==> wip/quartz <==
==> flow/design.v <==
`timescale 1ns / 1ps
module calculator(rst, clk, en, kernel_weights, in_pix, ack, out_pix, done, write);
	input rst, clk, en, ack;
	input signed [15:0]kernel_weights, in_pix;
	output reg done;
	output reg signed [31:0]out_pix;
	reg signed [31:0]temp;
	reg [4:0]counter;
	output write;
	parameter kernel_size = 3;
	assign write = (counter == (kernel_size*kernel_size)+1);
	always @ (posedge clk) begin
		done <= 0;
		if (rst || en == 0) begin
			counter <= 0;
			temp <= 0;
		end
		else begin
			if (counter < (kernel_size*kernel_size)+2)
				counter <= counter + 1;
			if (counter >= 1 && counter <= (kernel_size*kernel_size))
				temp <= temp + (kernel_weights * in_pix);
			if (counter == (kernel_size*kernel_size)+1) begin
				out_pix <= temp;
				done <= 1;
			end
		end
	end
endmodule
`timescale 1ns / 1ps
module ctrl(clk, en, write, result_addr, base_addrA, base_addrB, addrA, addrB);
	input clk, en, write;
	output reg [13:0]addrA;
	output reg [13:0]addrB;
	input [13:0]base_addrA;
	input [13:0]result_addr;
	input [13:0]base_addrB;
	parameter img_width = 48, kernel_size = 3;
	reg [4:0]count;
	reg [2:0]i;
	always @ (posedge clk)begin
		if(en)begin
			addrA <= addrA + 1;
			addrB <= addrB + 1;
			count <= count + 1;
			if (count >= kernel_size-1) begin
				i <= i+1;
				addrA <= base_addrA + (i+1)*img_width;
				count <= 0;
			end
			if (write)begin
				addrA <= result_addr;
			end
		end
		else begin
			addrA <= base_addrA;
			addrB <= base_addrB;
			count <= 0;
			i <= 0;
		end
	end
endmodule
`timescale 1ns / 1ps
module pixelpointprocessor(rst, en, clk, ack, result_addr, base_addrA, base_addrB, in_pix, kernel_weight, done, addrA, addrB, out_pix);
	input rst, en;
	input clk, ack;
	input [13:0]base_addrA;
	input [13:0]base_addrB;
	input [13:0]result_addr;
	parameter img_width = 48, kernel_size = 3;
	output [13:0] addrA;
	output [13:0] addrB;
	output signed [31:0] out_pix;
	output done;
	wire write;
	input signed [15:0]in_pix, kernel_weight;
	ctrl #(img_width, kernel_size) C1(clk, en, write, result_addr, base_addrA, base_addrB, addrA, addrB);
	calculator #(kernel_size) calc1(rst, clk, en, kernel_weight, in_pix, ack, out_pix, done, write);
endmodule
`timescale 1ns / 1ps
module ctrl_conv2D(rst, en_conv2d, clk, done, base_result_addr, pix_base_addr, kernel_base_addr, pix_addr, kernel_addr, en, ack, result_addr, completed);
	input rst, en_conv2d, clk, done;
	input [13:0]kernel_base_addr;
	input [13:0]pix_base_addr, base_result_addr;
	output reg [13:0]result_addr;
	output reg [13:0]pix_addr;
	output reg [13:0]kernel_addr;
	parameter img_width = 48, kernel_size = 3;
	localparam out_width = img_width - kernel_size + 1;
	output reg en, completed;
	reg busy;
	reg [6:0]col;
	reg [6:0]row;
	output reg ack;
	always @ (posedge clk)begin
		ack <= 0;
		completed <= 0;
		if (rst) begin
			busy <= 0;
			en <= 0;
			pix_addr <= 0;
			kernel_addr <= 0;
			result_addr <= 0;
		end
		else if (!busy) begin
			if (en_conv2d) begin
				busy <= 1;
				pix_addr <= pix_base_addr;
				kernel_addr <= kernel_base_addr;
				result_addr <= base_result_addr;
				col <= 0;
				row <= 0;
			end
		end
		else if (done) begin
			ack <= 1;
			en <= 0;
			result_addr <= result_addr + 1;
			if (col < out_width-1) begin
				col <= col + 1;
				pix_addr <= pix_addr + 1;
			end
			else begin
				col <= 0;
				row <= row + 1;
				pix_addr <= pix_addr + kernel_size;
			end
			if (col == out_width-1 && row == out_width-1) begin
				busy <= 0;
				completed <= 1;
			end
		end
		else if (!en) begin
			en <= 1;
		end
	end
endmodule
`timescale 1ns / 1ps
module Convolution2D(clk, rst, en_conv2d, base_result_addr, pix_base_addr, kernel_base_addr,
							in_pix, completed, pix_done, addrA, addrB, out_pix, kernel_weight
							);
	input signed[15:0]in_pix, kernel_weight;
	input clk, rst, en_conv2d;
	input [13:0]kernel_base_addr;
	input [13:0]pix_base_addr;
	input [13:0]base_result_addr;
	parameter img_width = 48, kernel_size = 3;
	output completed, pix_done;
	output signed[31:0] out_pix;
	output [13:0]addrA, addrB;
	wire en, ack;
	wire [13:0]pix_addr;
	wire [13:0]kernel_addr;
	wire [13:0]result_addr;
	ctrl_conv2D #(img_width, kernel_size) C2(rst, en_conv2d, clk, pix_done, base_result_addr, pix_base_addr, kernel_base_addr, pix_addr, kernel_addr, en, ack, result_addr, completed);	
	pixelpointprocessor #(img_width, kernel_size) P1(rst, en, clk, ack, result_addr, pix_addr, kernel_addr, in_pix, kernel_weight, pix_done, addrA, addrB, out_pix);
endmodule
==> flow/run.sh <==
#!/bin/bash
# the make line also repeats each setting of config.mk as NAME=value (left out here)
make -C /OpenROAD-flow-scripts/flow DESIGN_CONFIG=/design/flow/config.mk WORK_HOME=/design/flow/orfs CLKGATE_MAP_FILE= finish
==> flow/config.mk <==
export PLATFORM = sky130hd
export DESIGN_NAME = Convolution2D
export DESIGN_NICKNAME = Convolution2D
export VERILOG_FILES = /design/flow/design.v
export SDC_FILE = /design/flow/constraint.sdc
export NUM_CORES = 4
export LEC_CHECK = 0
export CAP_MARGIN = 20
export CORE_MARGIN = 2
export CORE_UTILIZATION = 70
export CTS_CLUSTER_SIZE = 37
export SETUP_SLACK_MARGIN = 1.42
export SLEW_MARGIN = 0
==> flow/constraint.sdc <==
create_clock -name core_clock -period 4.77 [get_ports {clk}]
set_input_delay 0.9540 -clock core_clock [delete_from_list [all_inputs] [get_ports {clk}]]
set_output_delay 0.9540 -clock core_clock [all_outputs]
set_load 0.01 [all_outputs]
==> inputs of wip/lagoon, as changes to wip/quartz <==
--- a/flow/config.mk
+++ b/flow/config.mk
@@ -7,7 +7,5 @@
 export LEC_CHECK = 0
 export CAP_MARGIN = 20
 export CORE_MARGIN = 2
-export CORE_UTILIZATION = 70
-export CTS_CLUSTER_SIZE = 37
-export SETUP_SLACK_MARGIN = 1.42
-export SLEW_MARGIN = 0
+export CORE_UTILIZATION = 60
+export SLEW_MARGIN = 20
==> flow/constraint.sdc (replaced) <==
create_clock -name core_clock -period 4.42 [get_ports {clk}]
set_input_delay 0.8840 -clock core_clock [delete_from_list [all_inputs] [get_ports {clk}]]
set_output_delay 0.8840 -clock core_clock [all_outputs]
set_load 0.01 [all_outputs]
==> inputs of wip/delta, as changes to wip/quartz <==
--- a/flow/config.mk
+++ b/flow/config.mk
@@ -8,6 +8,7 @@
 export CAP_MARGIN = 20
 export CORE_MARGIN = 2
 export CORE_UTILIZATION = 70
+export CTS_CLUSTER_DIAMETER = 203
 export CTS_CLUSTER_SIZE = 37
-export SETUP_SLACK_MARGIN = 1.42
-export SLEW_MARGIN = 0
+export MAX_ROUTING_LAYER = met4
+export SLEW_MARGIN = 20
==> flow/constraint.sdc (replaced) <==
create_clock -name core_clock -period 5.99 [get_ports {clk}]
set_input_delay 1.1980 -clock core_clock [delete_from_list [all_inputs] [get_ports {clk}]]
set_output_delay 1.1980 -clock core_clock [all_outputs]
set_load 0.01 [all_outputs]
==> inputs of wip/harbor, as changes to wip/quartz <==
--- a/flow/config.mk
+++ b/flow/config.mk
@@ -7,7 +7,5 @@
 export LEC_CHECK = 0
 export CAP_MARGIN = 20
 export CORE_MARGIN = 2
-export CORE_UTILIZATION = 70
-export CTS_CLUSTER_SIZE = 37
-export SETUP_SLACK_MARGIN = 1.42
-export SLEW_MARGIN = 0
+export CORE_UTILIZATION = 40
+export SLEW_MARGIN = 20
==> flow/constraint.sdc (replaced) <==
create_clock -name core_clock -period 10.0 [get_ports {clk}]
set_input_delay 2.0000 -clock core_clock [delete_from_list [all_inputs] [get_ports {clk}]]
set_output_delay 2.0000 -clock core_clock [all_outputs]
set_load 0.01 [all_outputs]
==> qor summary <==
Endpoint of the worst-slack reg-to-reg timing path: wip/quartz -; wip/harbor P1.calc1.temp[28]; wip/lagoon P1.calc1.temp[23]; wip/delta P1.calc1.temp[29]
Transition time at the pin with the least slew margin: wip/quartz -; wip/harbor 1060 ps; wip/lagoon 1080 ps; wip/delta 1260 ps
Result of the run: wip/quartz did not finish; wip/harbor no timing/DRC/antenna violations; wip/lagoon failed layout checks; wip/delta failed layout checks
Failing step: wip/quartz global routing; wip/harbor -; wip/lagoon -; wip/delta -
Reasons for failing layout checks: wip/quartz -; wip/harbor -; wip/lagoon negative setup slack; wip/delta negative setup slack
Number of max-cap violations: wip/quartz -; wip/harbor 0; wip/lagoon 0; wip/delta 0
1st-pass router iterations: wip/quartz -; wip/harbor 5; wip/lagoon 5; wip/delta 17
Maximum fanout encountered on the critical timing path: wip/quartz -; wip/harbor 16; wip/lagoon 5; wip/delta 6
Worst setup path startpoint: wip/quartz -; wip/harbor kernel_weight[15]; wip/lagoon kernel_weight[13]; wip/delta in_pix[7]
Slowest library cell on the worst path: wip/quartz -; wip/harbor sky130_fd_sc_hd__fa_1; wip/lagoon sky130_fd_sc_hd__fa_1; wip/delta sky130_fd_sc_hd__fa_1
Number of setup buffers added after CTS: wip/quartz 66; wip/harbor 0; wip/lagoon 51; wip/delta 52
Hold/Removal Path Class: wip/quartz -; wip/harbor reg -> reg; wip/lagoon reg -> reg; wip/delta reg -> reg
Die Y-Extent: wip/quartz 165 µm; wip/harbor 217 µm; wip/lagoon 178 µm; wip/delta 165 µm
Final antenna-violating net count: wip/quartz -; wip/harbor 0; wip/lagoon 0; wip/delta 0
Stage-log warning count: wip/quartz -; wip/harbor 33; wip/lagoon 38; wip/delta 38
Total of endpoints with negative setup slack in the final report: wip/quartz -; wip/harbor 0; wip/lagoon 25; wip/delta 22
Iteration-0 DRC Markers: wip/quartz -; wip/harbor 578; wip/lagoon 993; wip/delta 3,743
Detailed-route wire length on metal 1: wip/quartz -; wip/harbor 20,600 µm; wip/lagoon 20,900 µm; wip/delta 23,100 µm
